==> design.v <==
module ahb_slave_controller (
    input  wire        HCLK,         
    input  wire        HRESETn,      
    input  wire        HWRITE,       
    input  wire [1:0]  HTRANS,       
    input  wire        HSEL,         
    input  logic [31:0] HADDR,       
    input  logic [2:0]  HSIZE,       
    input  logic [2:0]  HBURST,      
    input  logic [3:0]  HPROT,       
    input  logic        HMASTLOCK,   
    input  logic [3:0]  HWSTRB,      
    input  logic [31:0] HWDATA,      
    output logic       HREADY,       
    output logic       HRESP,        
    output logic [31:0] HRDATA,      
    output logic [31:0] addr,        
    output logic [2:0]  size,        
    output logic [2:0]  burst,       
    output logic [3:0]  prot,        
    output logic        mastlock,    
    output logic [3:0]  strb,        
    output logic [31:0] write_data,  
    input  logic [31:0] read_data,   
    output logic        write_read,  
    output logic        transfer_valid,  
    input  logic        error_flag   
);
    logic trans_type_reg;
    logic addr_phase_valid;
    logic data_phase_valid;
    typedef enum logic [1:0] {
        IDLE = 2'b00,
        DATA_PHASE = 2'b01,
        ERROR = 2'b10
    } state_t;
    state_t state, next_state;
    assign addr_phase_valid = HSEL && (HTRANS == 2'b10 || HTRANS == 2'b11);
    assign data_phase_valid = (state == DATA_PHASE);
    always_ff @(posedge HCLK or negedge HRESETn) begin
        if (!HRESETn) begin
            trans_type_reg <= 1'b0;
            addr <= 32'b0;
            size <= 3'b0;
            burst <= 3'b0;
            prot <= 4'b0;
            mastlock <= 1'b0;
            strb <= 4'b0;
        end else begin
            if (addr_phase_valid && HREADY) begin
                trans_type_reg <= HWRITE;
                addr <= HADDR;
                size <= HSIZE;
                burst <= HBURST;
                prot <= HPROT;
                mastlock <= HMASTLOCK;
                strb <= HWSTRB;
            end
        end
    end
    assign write_data = HWDATA;
    assign HRDATA = read_data;
    always_ff @(posedge HCLK or negedge HRESETn) begin
        if (!HRESETn) begin
            state <= IDLE;
        end else begin
            state <= next_state;
        end
    end
    always_comb begin
        write_read = 1'b0;
        transfer_valid = 1'b0;
        HRESP = 1'b0;
        HREADY = 1'b1;
        next_state = state;
        case (state)
            IDLE: begin
                if (addr_phase_valid) begin
                    next_state = DATA_PHASE;
                    HREADY = 1'b1;  
                end
            end
            DATA_PHASE: begin
                write_read = trans_type_reg;  
                transfer_valid = 1'b1;        
                if (error_flag) begin
                    HRESP = 1'b1;            
                    next_state = ERROR;
                    HREADY = 1'b0;           
                end else if (addr_phase_valid) begin
                    next_state = DATA_PHASE;  
                    HREADY = 1'b1;
                end else begin
                    next_state = IDLE;       
                    HREADY = 1'b1;
                end
            end
            ERROR: begin
                HRESP = 1'b1;        
                HREADY = 1'b1;       
                if (addr_phase_valid)
                    next_state = DATA_PHASE;
                else
                    next_state = IDLE;
            end
            default: begin
                next_state = IDLE;
            end
        endcase
    end
endmodule
module ahb_slave_reg_file (
    input  logic        HCLK,         
    input  logic        HRESETn,      
    input  logic [31:0] addr,         
    input  logic [2:0]  size,         
    input  logic [2:0]  burst,        
    input  logic [3:0]  prot,         
    input  logic        mastlock,     
    input  logic [3:0]  strb,         
    input  logic [31:0] write_data,   
    output logic [31:0] read_data,    
    input  logic        write_read,      
    input  logic        transfer_valid,  
    output logic        error_flag,   
    output logic [31:0] tdr_o,        
    output logic [31:0] lcr_o,        
    output logic [31:0] ocr_o,        
    output logic [31:0] fcr_o,        
    output logic [31:0] ier_o,        
    output logic [31:0] hcr_o,        
    input  logic [31:0] rdr_i,        
    input  logic [31:0] lsr_i,        
    input  logic [31:0] iir_i         
);
    logic [31:0] addr_reg;
    logic [2:0]  size_reg;
    logic [3:0]  strb_reg;
    assign addr_reg = addr;
    assign size_reg = size;
    assign strb_reg = strb;
    typedef enum logic [11:0] {
        ADDR_TDR = 12'h000,
        ADDR_RDR = 12'h004,
        ADDR_LCR = 12'h008,
        ADDR_OCR = 12'h00C,
        ADDR_LSR = 12'h010,
        ADDR_FCR = 12'h014,
        ADDR_IER = 12'h018,
        ADDR_IIR = 12'h01C,
        ADDR_HCR = 12'h020
    } apb_addr_e;
    function automatic logic check_alignment(input logic [31:0] address, input logic [2:0] transfer_size);
        case (transfer_size)
            3'b000: check_alignment = 1'b1;                     
            3'b001: check_alignment = (address[0] == 1'b0);     
            3'b010: check_alignment = (address[1:0] == 2'b00);  
            default: check_alignment = 1'b0;                    
        endcase
    endfunction
    always_comb begin
        error_flag = 1'b0;
        if (transfer_valid) begin
            if (addr_reg[31:12] != 20'h0 || 
                (addr_reg[11:0] != ADDR_TDR && 
                 addr_reg[11:0] != ADDR_RDR && 
                 addr_reg[11:0] != ADDR_LCR && 
                 addr_reg[11:0] != ADDR_OCR && 
                 addr_reg[11:0] != ADDR_LSR && 
                 addr_reg[11:0] != ADDR_FCR && 
                 addr_reg[11:0] != ADDR_IER && 
                 addr_reg[11:0] != ADDR_IIR && 
                 addr_reg[11:0] != ADDR_HCR)) begin
                error_flag = 1'b1;
            end
            if (!check_alignment(addr_reg, size_reg)) begin
                error_flag = 1'b1;
            end
            if (size_reg > 3'b010) begin  
                error_flag = 1'b1;
            end
            if (write_read && (addr_reg[11:0] == ADDR_RDR || 
                              addr_reg[11:0] == ADDR_LSR || 
                              addr_reg[11:0] == ADDR_IIR)) begin
                error_flag = 1'b1;
            end
        end
    end
    always_ff @(posedge HCLK or negedge HRESETn) begin
        if (!HRESETn) begin
            tdr_o <= 32'b0;
            lcr_o <= 32'b0;
            ocr_o <= 32'b0;
            fcr_o <= 32'b0;
            ier_o <= 32'b0;
            hcr_o <= 32'b0;
        end else if (write_read && !error_flag && transfer_valid) begin
            unique case (addr_reg[11:0])
                ADDR_TDR: begin
                    if (strb_reg[0]) tdr_o[7:0]   <= write_data[7:0];
                    if (strb_reg[1]) tdr_o[15:8]  <= write_data[15:8];
                    if (strb_reg[2]) tdr_o[23:16] <= write_data[23:16];
                    if (strb_reg[3]) tdr_o[31:24] <= write_data[31:24];
                end
                ADDR_LCR: begin
                    if (strb_reg[0]) lcr_o[7:0]   <= write_data[7:0];
                    if (strb_reg[1]) lcr_o[15:8]  <= write_data[15:8];
                    if (strb_reg[2]) lcr_o[23:16] <= write_data[23:16];
                    if (strb_reg[3]) lcr_o[31:24] <= write_data[31:24];
                end
                ADDR_OCR: begin
                    if (strb_reg[0]) ocr_o[7:0]   <= write_data[7:0];
                    if (strb_reg[1]) ocr_o[15:8]  <= write_data[15:8];
                    if (strb_reg[2]) ocr_o[23:16] <= write_data[23:16];
                    if (strb_reg[3]) ocr_o[31:24] <= write_data[31:24];
                end
                ADDR_FCR: begin
                    if (strb_reg[0]) fcr_o[7:0]   <= write_data[7:0];
                    if (strb_reg[1]) fcr_o[15:8]  <= write_data[15:8];
                    if (strb_reg[2]) fcr_o[23:16] <= write_data[23:16];
                    if (strb_reg[3]) fcr_o[31:24] <= write_data[31:24];
                end
                ADDR_IER: begin
                    if (strb_reg[0]) ier_o[7:0]   <= write_data[7:0];
                    if (strb_reg[1]) ier_o[15:8]  <= write_data[15:8];
                    if (strb_reg[2]) ier_o[23:16] <= write_data[23:16];
                    if (strb_reg[3]) ier_o[31:24] <= write_data[31:24];
                end
                ADDR_HCR: begin
                    if (strb_reg[0]) hcr_o[7:0]   <= write_data[7:0];
                    if (strb_reg[1]) hcr_o[15:8]  <= write_data[15:8];
                    if (strb_reg[2]) hcr_o[23:16] <= write_data[23:16];
                    if (strb_reg[3]) hcr_o[31:24] <= write_data[31:24];
                end
                default: ;  
            endcase
        end
    end
    always_comb begin
        read_data = 32'b0;
        if (!write_read && !error_flag && transfer_valid) begin
            unique case (addr_reg[11:0])
                ADDR_TDR: read_data = tdr_o;
                ADDR_RDR: read_data = rdr_i;
                ADDR_LCR: read_data = lcr_o;
                ADDR_OCR: read_data = ocr_o;
                ADDR_LSR: read_data = lsr_i;
                ADDR_FCR: read_data = fcr_o;
                ADDR_IER: read_data = ier_o;
                ADDR_IIR: read_data = iir_i;
                ADDR_HCR: read_data = hcr_o;
                default: read_data = 32'b0;
            endcase
        end
    end
endmodule
module ahb_slave (
    input  wire        HCLK,         
    input  wire        HRESETn,      
    input  wire [31:0] HADDR,        
    input  wire        HWRITE,       
    input  wire [2:0]  HSIZE,        
    input  wire [2:0]  HBURST,       
    input  wire [3:0]  HPROT,        
    input  wire [1:0]  HTRANS,       
    input  wire        HMASTLOCK,    
    input  wire        HSEL,         
    input  wire [31:0] HWDATA,       
    output wire [31:0] HRDATA,       
    output wire        HREADY,       
    output wire        HRESP,        
    input  wire [3:0]  HWSTRB,       
    output wire [31:0] tdr_o,        
    output wire [31:0] lcr_o,        
    output wire [31:0] ocr_o,        
    output wire [31:0] fcr_o,        
    output wire [31:0] ier_o,        
    output wire [31:0] hcr_o,        
    input  wire [31:0] rdr_i,        
    input  wire [31:0] lsr_i,        
    input  wire [31:0] iir_i         
);
    logic        write_read;      
    logic        error_flag;      
    logic        transfer_valid;  
    logic [31:0] addr;            
    logic [2:0]  size;            
    logic [2:0]  burst;           
    logic [3:0]  prot;            
    logic        mastlock;        
    logic [3:0]  strb;            
    logic [31:0] write_data;      
    logic [31:0] read_data;       
    ahb_slave_controller u_controller (
        .HCLK(HCLK),
        .HRESETn(HRESETn),
        .HWRITE(HWRITE),
        .HTRANS(HTRANS),
        .HSEL(HSEL),
        .HADDR(HADDR),
        .HSIZE(HSIZE),
        .HBURST(HBURST),
        .HPROT(HPROT),
        .HMASTLOCK(HMASTLOCK),
        .HWSTRB(HWSTRB),
        .HWDATA(HWDATA),
        .HREADY(HREADY),
        .HRESP(HRESP),
        .HRDATA(HRDATA),
        .addr(addr),
        .size(size),
        .burst(burst),
        .prot(prot),
        .mastlock(mastlock),
        .strb(strb),
        .write_data(write_data),
        .read_data(read_data),
        .write_read(write_read),
        .transfer_valid(transfer_valid),
        .error_flag(error_flag)
    );
    ahb_slave_reg_file u_reg_file (
        .HCLK(HCLK),
        .HRESETn(HRESETn),
        .addr(addr),
        .size(size),
        .burst(burst),
        .prot(prot),
        .mastlock(mastlock),
        .strb(strb),
        .write_data(write_data),
        .read_data(read_data),
        .write_read(write_read),
        .transfer_valid(transfer_valid),
        .error_flag(error_flag),
        .tdr_o(tdr_o),
        .lcr_o(lcr_o),
        .ocr_o(ocr_o),
        .fcr_o(fcr_o),
        .ier_o(ier_o),
        .hcr_o(hcr_o),
        .rdr_i(rdr_i),
        .lsr_i(lsr_i),
        .iir_i(iir_i)
    );
endmodule
==> run.sh <==
#!/bin/bash
# the make line also repeats each setting of config.mk as NAME=value (left out here)
make -C /OpenROAD-flow-scripts/flow DESIGN_CONFIG=/design/flow/config.mk WORK_HOME=/design/flow/orfs CLKGATE_MAP_FILE= finish
==> config.mk <==
export PLATFORM = sky130hd
export DESIGN_NAME = ahb_slave
export DESIGN_NICKNAME = ahb_slave
export VERILOG_FILES = /design/flow/design.v
export SDC_FILE = /design/flow/constraint.sdc
export NUM_CORES = 4
export LEC_CHECK = 0
export ABC_AREA = 1
export CAP_MARGIN = 15
export CELL_PAD_IN_SITES_DETAIL_PLACEMENT = 2
export CELL_PAD_IN_SITES_GLOBAL_PLACEMENT = 2
export CORE_ASPECT_RATIO = 0.58
export CORE_MARGIN = 6
export CORE_UTILIZATION = 44
export CTS_CLUSTER_DIAMETER = 176
export CTS_CLUSTER_SIZE = 53
export MIN_ROUTING_LAYER = met2
export PLACE_DENSITY_LB_ADDON = 0.27
export SETUP_SLACK_MARGIN = 0.18
export SLEW_MARGIN = 25
==> constraint.sdc <==
create_clock -name core_clock -period 5.56 [get_ports {HCLK}]
set_input_delay 1.1120 -clock core_clock [delete_from_list [all_inputs] [get_ports {HCLK}]]
set_output_delay 1.1120 -clock core_clock [all_outputs]
set_load 0.01 [all_outputs]
==> flow_metrics.rpt, run 1 <==
FLOW METRICS REPORT
----------------------------------------------------
[Status]
  Run status ........................ did not finish
  Halt Stage ........................ 3_3_place_gp
  Error ........................ [ERROR FLW-0024] Place density exceeds 1.0 (current PLACE_DENSITY_LB_ADDON =  0.27). Please check if the value of  PLACE_DENSITY_LB_ADDON is between 0 and 0.99.

[Synth]
  Xor/xnor cell area share of the yosys netlist ........................ 0
  Ys flops ........................ 235
  Tally of yosys warning messages ........................ 2
  Average instance area after synthesis ........................ ~7.3 um2
  Async set-or-reset flop fraction in the synthesized netlist ........................ 1.000
  Top cells, area ........................ sky130_fd_sc_hd__dfrtp_1, sky130_fd_sc_hd__nand2_1, sky130_fd_sc_hd__nand3_1, sky130_fd_sc_hd__nor2_1, sky130_fd_sc_hd__nand4_1
  Synth mux share ........................ 0
  Commonest register cell after synthesis ........................ sky130_fd_sc_hd__dfrtp_1
  Share of synthesized cell area in and-or and or-and compound cells ........................ 0.02680
  Share of the yosys chip area belonging to registers ........................ 0.4864
  Mapped cell area ........................ 12090 um2
  Largest combinational cell category by area ........................ simple AND/OR/NAND/NOR gates
  Net count after synthesis ........................ 1828
  Total cells reported by yosys after synthesis ........................ 1647
  Leading cell type by number of instances after synthesis ........................ sky130_fd_sc_hd__nand2_1
  Number of unique standard cell types used by synthesis ........................ 28
  Post-synthesis cell count ........................ about 1600
  Yosys adder share ........................ 0
  Synthesized chip area reported by yosys ........................ 12090 um2
  Fraction of synthesized cell area taken by the top area cell type ........................ 0.4843
  Leading post-synthesis cells by instance count ........................ sky130_fd_sc_hd__nand2_1, sky130_fd_sc_hd__nand3_1, sky130_fd_sc_hd__dfrtp_1
  Number of enable flip-flop cells ........................ 0
  Yosys top cell by area ........................ sky130_fd_sc_hd__dfrtp_1
  Area fraction in and, or, nand and nor cells after synthesis ........................ 0.4366

[Floorplan]
  Vert. Die Dim ........................ 138.3 um
  Die width ........................ 229.7 um
  Cell row count ........................ around 45
  Area of the chip ........................ ~32000 um2
  Core Density at Floorplan ........................ 0.4550
  Floorplan Core Area ........................ 26580 um2
  Io pins ........................ 407

----------------------------------------------------
==> run 2, diff against run 1 <==
Settings changed: CELL_PAD_IN_SITES_GLOBAL_PLACEMENT 2 to 0, CORE_ASPECT_RATIO 0.58 to 1.13, CTS_CLUSTER_DIAMETER 176 to 240, CTS_CLUSTER_SIZE 53 to 60, GPL_TIMING_DRIVEN from default to 0, MAX_ROUTING_LAYER from default to met4, SETUP_SLACK_MARGIN 0.18 to 0.27.
==> flow_metrics.rpt, run 2 <==
FLOW METRICS REPORT
----------------------------------------------------
[Status]
  Run status ........................ did not finish
  Halt Stage ........................ 3_5_place_dp
  Error ........................ [ERROR DPL-0033] detailed placement checks failed during check placement.

[Floorplan]
  Io pins ........................ 407 (unchanged)
  Vert. Die Dim ........................ 188.2 um (+36%)
  Core Density at Floorplan ........................ 0.4538 (-0.001154)
  Area of the chip ........................ 31610 um2 (-0.45%)
  Cell row count ........................ 63 (+40%)
  Die width ........................ 167.9 um (-27%)
  Floorplan Core Area ........................ 26640 um2 (+0.25%)

[Synth]
  Number of unique standard cell types used by synthesis ........................ 28 (unchanged)
  Top cells, area ........................ sky130_fd_sc_hd__dfrtp_1, sky130_fd_sc_hd__nand2_1, sky130_fd_sc_hd__nand3_1, sky130_fd_sc_hd__nor2_1, sky130_fd_sc_hd__nand4_1
  Post-synthesis cell count ........................ 1647 (unchanged)
  Ys flops ........................ 235 (unchanged)
  Leading cell type by number of instances after synthesis ........................ sky130_fd_sc_hd__nand2_1
  Net count after synthesis ........................ 1828 (unchanged)
  Area fraction in and, or, nand and nor cells after synthesis ........................ 0.4366 (unchanged)
  Fraction of synthesized cell area taken by the top area cell type ........................ 0.4843 (unchanged)
  Yosys adder share ........................ 0 (unchanged)
  Mapped cell area ........................ 12090 um2 (unchanged)
  Number of enable flip-flop cells ........................ 0 (unchanged)
  Largest combinational cell category by area ........................ simple AND/OR/NAND/NOR gates
  Share of the yosys chip area belonging to registers ........................ 0.4864 (unchanged)
  Leading post-synthesis cells by instance count ........................ sky130_fd_sc_hd__nand2_1, sky130_fd_sc_hd__nand3_1, sky130_fd_sc_hd__dfrtp_1
  Yosys top cell by area ........................ sky130_fd_sc_hd__dfrtp_1
  Commonest register cell after synthesis ........................ sky130_fd_sc_hd__dfrtp_1
  Average instance area after synthesis ........................ 7.342 um2 (unchanged)
  Total cells reported by yosys after synthesis ........................ 1647 (unchanged)
  Synth mux share ........................ 0 (unchanged)
  Synthesized chip area reported by yosys ........................ 12090 um2 (unchanged)
  Share of synthesized cell area in and-or and or-and compound cells ........................ 0.02680 (unchanged)
  Async set-or-reset flop fraction in the synthesized netlist ........................ 1.000 (unchanged)
  Tally of yosys warning messages ........................ 2 (unchanged)
  Xor/xnor cell area share of the yosys netlist ........................ 0 (unchanged)

[Placement]
  I/O Buffers ........................ 397
  Routability cong. ........................ 1.074

----------------------------------------------------
run 2: per-stage QoR:
step / setup WS, ns / total power [W] / std cells / TNS, ns / instance area [um2]
after floorplan: 2.535 / 0.002052 / 1647 / 0 / 12090
after global placement: -6.689 / 0.002372 / 2401 / -1563.80 / 16510
==> run 3, diff against run 2 <==
Settings changed: ABC_AREA 1 to default, CAP_MARGIN 15 to 20, CELL_PAD_IN_SITES_DETAIL_PLACEMENT 2 to default, CELL_PAD_IN_SITES_GLOBAL_PLACEMENT 0 to default, CORE_ASPECT_RATIO 1.13 to default, CORE_MARGIN 6 to 2, CORE_UTILIZATION 44 to 70, CTS_CLUSTER_DIAMETER 240 to default, CTS_CLUSTER_SIZE 60 to 37, GPL_TIMING_DRIVEN 0 to default, MAX_ROUTING_LAYER met4 to default, MIN_ROUTING_LAYER met2 to default, PLACE_DENSITY_LB_ADDON 0.27 to default, SETUP_SLACK_MARGIN 0.27 to default, SLEW_MARGIN 25 to 20.
Clock period 5.56 ns to 2.18 ns, I/O delays scaled along.
==> flow_metrics.rpt, run 3 <==
FLOW METRICS REPORT
----------------------------------------------------
[Synth]
  Tally of yosys warning messages ........................ 2 (unchanged)
  Leading post-synthesis cells by instance count ........................ sky130_fd_sc_hd__dfrtp_1, sky130_fd_sc_hd__mux2_2, sky130_fd_sc_hd__nand2_1
  Synthesized chip area reported by yosys ........................ 12700 um2 (+5.0%)
  Async set-or-reset flop fraction in the synthesized netlist ........................ 1.000 (unchanged)
  Number of unique standard cell types used by synthesis ........................ 72 (+160%)
  Top cells, area ........................ sky130_fd_sc_hd__dfrtp_1, sky130_fd_sc_hd__mux2_2, sky130_fd_sc_hd__mux2_4, sky130_fd_sc_hd__nand4_4, sky130_fd_sc_hd__a22oi_1
  Ys flops ........................ 235 (unchanged)
  Net count after synthesis ........................ 1235 (-32%)
  Xor/xnor cell area share of the yosys netlist ........................ 0.0006898 (+0.0006898)
  Yosys top cell by area ........................ sky130_fd_sc_hd__dfrtp_1
  Total cells reported by yosys after synthesis ........................ 1054 (-36%)
  Share of synthesized cell area in and-or and or-and compound cells ........................ 0.1447 (+0.1179)
  Leading cell type by number of instances after synthesis ........................ sky130_fd_sc_hd__dfrtp_1
  Share of the yosys chip area belonging to registers ........................ 0.4632 (-0.02320)
  Largest combinational cell category by area ........................ multiplexers
  Mapped cell area ........................ 12700 um2 (+5.0%)
  Yosys adder share ........................ 0 (unchanged)
  Area fraction in and, or, nand and nor cells after synthesis ........................ 0.1380 (-0.2986)
  Average instance area after synthesis ........................ 12.05 um2 (+64%)
  Commonest register cell after synthesis ........................ sky130_fd_sc_hd__dfrtp_1
  Number of enable flip-flop cells ........................ 0 (unchanged)
  Post-synthesis cell count ........................ 1054 (-36%)
  Fraction of synthesized cell area taken by the top area cell type ........................ 0.4612 (-0.02310)
  Synth mux share ........................ 0.2209 (+0.2209)

[Placement]
  Routability cong. ........................ 1.006 (-6.3%)
  I/O Buffers ........................ 397 (unchanged)

[Floorplan]
  Floorplan Core Area ........................ 17900 um2 (-33%)
  Io pins ........................ 407 (unchanged)
  Core Density at Floorplan ........................ 0.7093 (+0.2554)
  Vert. Die Dim ........................ 138.7 um (-26%)
  Die width ........................ 138.7 um (-17%)
  Cell row count ........................ 49 (-22%)
  Area of the chip ........................ 19230 um2 (-39%)

[Status]
  Run status ........................ did not finish
  Halt Stage ........................ 3_5_place_dp
  Error ........................ [ERROR DPL-0038] Utilization greater than 100%, impossible to legalize

----------------------------------------------------
## run 3: stage by stage
stage | cells | hold WS, ns | setup WS [ns]
3_3_place_gp | 1766 | 0.4363 | -1.044
2_1_floorplan | 1054 | 0.1404 | -0.5973
==> run 4, diff against run 3 <==
Settings changed: CORE_UTILIZATION 70 to 22, CTS_CLUSTER_SIZE 37 to default.
Clock period 2.18 ns to 5.65 ns, I/O delays scaled along.
==> flow_metrics.rpt, run 4 <==
PHYSICAL IMPLEMENTATION REPORT
----------------------------------------------------
[Status]
  Run status ........................ no timing/DRC/antenna violations

[Setup path]
  Capture instance of the worst register-to-register path ........................ u_reg_file.ier_o[22]
  CP Max Fanout ........................ 19
  Data arrival time of the critical path ........................ 4.29 ns
  Cell count of the worst reg-to-reg path ........................ 7
  Critical path, cell by cell ........................ nor2_1, and4_1, nand3b_2, or3b_2, buf_4, a31oi_1, clkdlybuf4s50_1
  Required time of the critical path ........................ about 4.5 ns
  Logic depth of the worst path, buffers included ........................ 7
  Worst reg2reg setup slack ........................ 1.80 ns
  Worst setup EP type ........................ primary output
  Critical path class ........................ flip-flop to primary output
  Delay of the slowest cell on the worst path ........................ slightly above 0.8 ns
  Kind of launch point of the worst setup path ........................ flip-flop
  CP max stage cell ........................ sky130_fd_sc_hd__or3b_2
  Crit Reg-Reg Startpoint ........................ u_controller.addr[2]
  Worst Setup EP ........................ HRDATA[30]
  Category of cells accounting for the largest share of critical-path delay ........................ simple AND/OR/NAND/NOR gates
  Buffers and inverters on the worst path ........................ 2
  Source of the critical timing path ........................ u_controller.addr[1]

[Synth]
  Total cells reported by yosys after synthesis ........................ 1054 (unchanged)
  Commonest register cell after synthesis ........................ sky130_fd_sc_hd__dfrtp_1
  Leading post-synthesis cells by instance count ........................ sky130_fd_sc_hd__dfrtp_1, sky130_fd_sc_hd__mux2_2, sky130_fd_sc_hd__nand2_1
  Share of synthesized cell area in and-or and or-and compound cells ........................ 0.1447 (unchanged)
  Synth mux share ........................ 0.2209 (unchanged)
  Post-synthesis cell count ........................ 1054 (unchanged)
  Mapped cell area ........................ 12700 um2 (unchanged)
  Leading cell type by number of instances after synthesis ........................ sky130_fd_sc_hd__dfrtp_1
  Number of enable flip-flop cells ........................ 0 (unchanged)
  Largest combinational cell category by area ........................ multiplexers
  Yosys adder share ........................ 0 (unchanged)
  Yosys top cell by area ........................ sky130_fd_sc_hd__dfrtp_1
  Share of the yosys chip area belonging to registers ........................ 0.4632 (unchanged)
  Async set-or-reset flop fraction in the synthesized netlist ........................ 1.000 (unchanged)
  Fraction of synthesized cell area taken by the top area cell type ........................ 0.4612 (unchanged)
  Tally of yosys warning messages ........................ 2 (unchanged)
  Number of unique standard cell types used by synthesis ........................ 72 (unchanged)
  Area fraction in and, or, nand and nor cells after synthesis ........................ 0.1380 (unchanged)
  Net count after synthesis ........................ 1235 (unchanged)
  Xor/xnor cell area share of the yosys netlist ........................ 0.0006898 (unchanged)
  Average instance area after synthesis ........................ 12.05 um2 (unchanged)
  Synthesized chip area reported by yosys ........................ 12700 um2 (unchanged)
  Ys flops ........................ 235 (unchanged)
  Top cells, area ........................ sky130_fd_sc_hd__dfrtp_1, sky130_fd_sc_hd__mux2_2, sky130_fd_sc_hd__mux2_4, sky130_fd_sc_hd__nand4_4, sky130_fd_sc_hd__a22oi_1

[Final timing]
  Final WS setup ........................ 0.2251 ns
  Setup Total Neg Slack ........................ 0 ns
  Setup repair after global routing missed its margin ........................ no
  Count of final setup violators ........................ 0
  FMAX ........................ 184.3 MHz
  Worst slew pin tran ........................ a little over 1 ns
  Post-route fraction of the period consumed by the critical path ........................ 0.9602
  Headroom to the max-slew limit ........................ 0.3080
  Worst clock skew ........................ approximately 0.013 ns
  Time the final worst path needs with I/O delays and setup ........................ about 5.4 ns
  Endpoints failing hold ........................ 0
  Total count of max-transition violations in the final report ........................ 0

[Pwr]
  P_seq ........................ 0.00201 W
  Fraction of power consumed by sequential logic ........................ 0.418
  Clock power share ........................ 0.399
  Group with the largest share of power ........................ registers
  Switching fraction of total power ........................ 0.2891
  Internal power summed over all cells ........................ 0.003416 W
  Power density relative to cell area ........................ 257.4 nW/um2
  Worst-case vdd ir drop ........................ ~0.00017 V
  Combinational gate power ........................ 0.000881 W
  Leak Pwr ........................ 7.308 nW
  Net Switching ........................ between 0.001 and 0.0015 W
  Clk pwr ........................ 0.00192 W
  Fraction of power consumed by combinational cells ........................ 0.183

[Placement]
  Post-detailed-placement half-perimeter wirelength ........................ between 40 and 50 mm
  Worst setup timing slack at the placement stage ........................ 0.8957 ns
  Routability cong. ........................ 0.8591 (-15%)
  I/O Buffers ........................ 397 (unchanged)

[Floorplan]
  Cell row count ........................ 88 (+80%)
  Die width ........................ 244.2 um (+76%)
  Floorplan Core Area ........................ 57370 um2 (+220%)
  Area of the chip ........................ 59650 um2 (+210%)
  Io pins ........................ 407 (unchanged)
  Core Density at Floorplan ........................ 0.2213 (-0.4879)
  Vert. Die Dim ........................ 244.2 um (+76%)

[Drt]
  Detailed router's first-iteration violation count ........................ 910
  Number of vias after detailed routing ........................ around 11000
  Post-route ant nets ........................ 0
  DRC violations left ........................ 0
  Total wire length after detailed routing ........................ between 60 and 70 mm
  Via/cell ratio ........................ 5.039
  First-pass DRT Iterations ........................ 5
  Routed len/inst ........................ 26.94 um

[Global routing]
  Maximum number of pins on one net before global-route repair ........................ around 110
  Global-route wire length before repair ........................ 85.98 mm
  Vias in the first global route ........................ 11650
  Initial antenna violation count ........................ 3
  GR Util All Layers ........................ 0.1969
  Grt ovf ........................ 0

[Cells and area]
  Final-layout fill cell count ........................ around 5800
  Nets@finish ........................ 1629
  Layout overhead on the synthesized area ........................ 47.00%

[Clock network]
  Number of setup buffers added after CTS ........................ 0
  Count of H-tree levels built during CTS ........................ 1
  Hold buffer count at cts ........................ 0
  Resized Gates After CTS ........................ 0
  Clock transition at the registers of the reported paths ........................ 0.06 ns
  CTS Buf Count ........................ 29
  Late-Pin Clk Latency ........................ 0.57 ns
  Cell at the root of the clock tree ........................ sky130_fd_sc_hd__clkbuf_16
  Num Clock Sinks ........................ 235
  Worst-case clock buffer depth ........................ 3
  TritonCTS clock tree ........................ yes

[Worst hold path]
  Min-delay src ........................ u_reg_file.tdr_o[3]
  Hold Path Depth ........................ 1
  Hold-critical path endpoint ........................ u_reg_file.tdr_o[3]
  Worst min-delay path category ........................ flip-flop to flip-flop

[Run]
  Tool warnings ........................ 38
  # Max-Cap Violations ........................ 0

----------------------------------------------------
run 4: through the flow:
step	power, W	util	cells	instance area [um2]	hold WS [ns]
detailed placement	0.002916	0.3081	2182	17680	0.5185
global placement	0.002898	0.3081	2182	17680	0.5083
floorplan	0.002361	-	1054	12700	0.4941
finish	0.004805	0.3254	2239	18670	0.5336
CTS	0.004868	0.3252	2235	18660	0.5331
global route	0.005021	0.3252	2236	18660	0.5389
run 4: layout make-up:
cell class | instances | area (um2) | share of cell area
Antenna cell | 4 | 10.01 | 0.0005363
Clock buffer | 42 | 864.6 | 0.04632
Sequential cell | 235 | 5884 | 0.3153
Inverter | 3 | 11.26 | 0.0006033
Timing Repair Buffer | 444 | 4344 | 0.2327
Multi-Input combinational cell | 735 | 6480 | 0.3472
Tap cell | 765 | 957.2 | 0.05128
Clock inverter | 11 | 113.9 | 0.006100
run 4: per-layer routing:
layer,part of all wire,track usage
met1,0.42,0.2526
met2,0.47,0.3195
met3,0.070,0.04906
met4,0.036,0.07299
met5,0,0
Power and IR drop assume default switching activity.
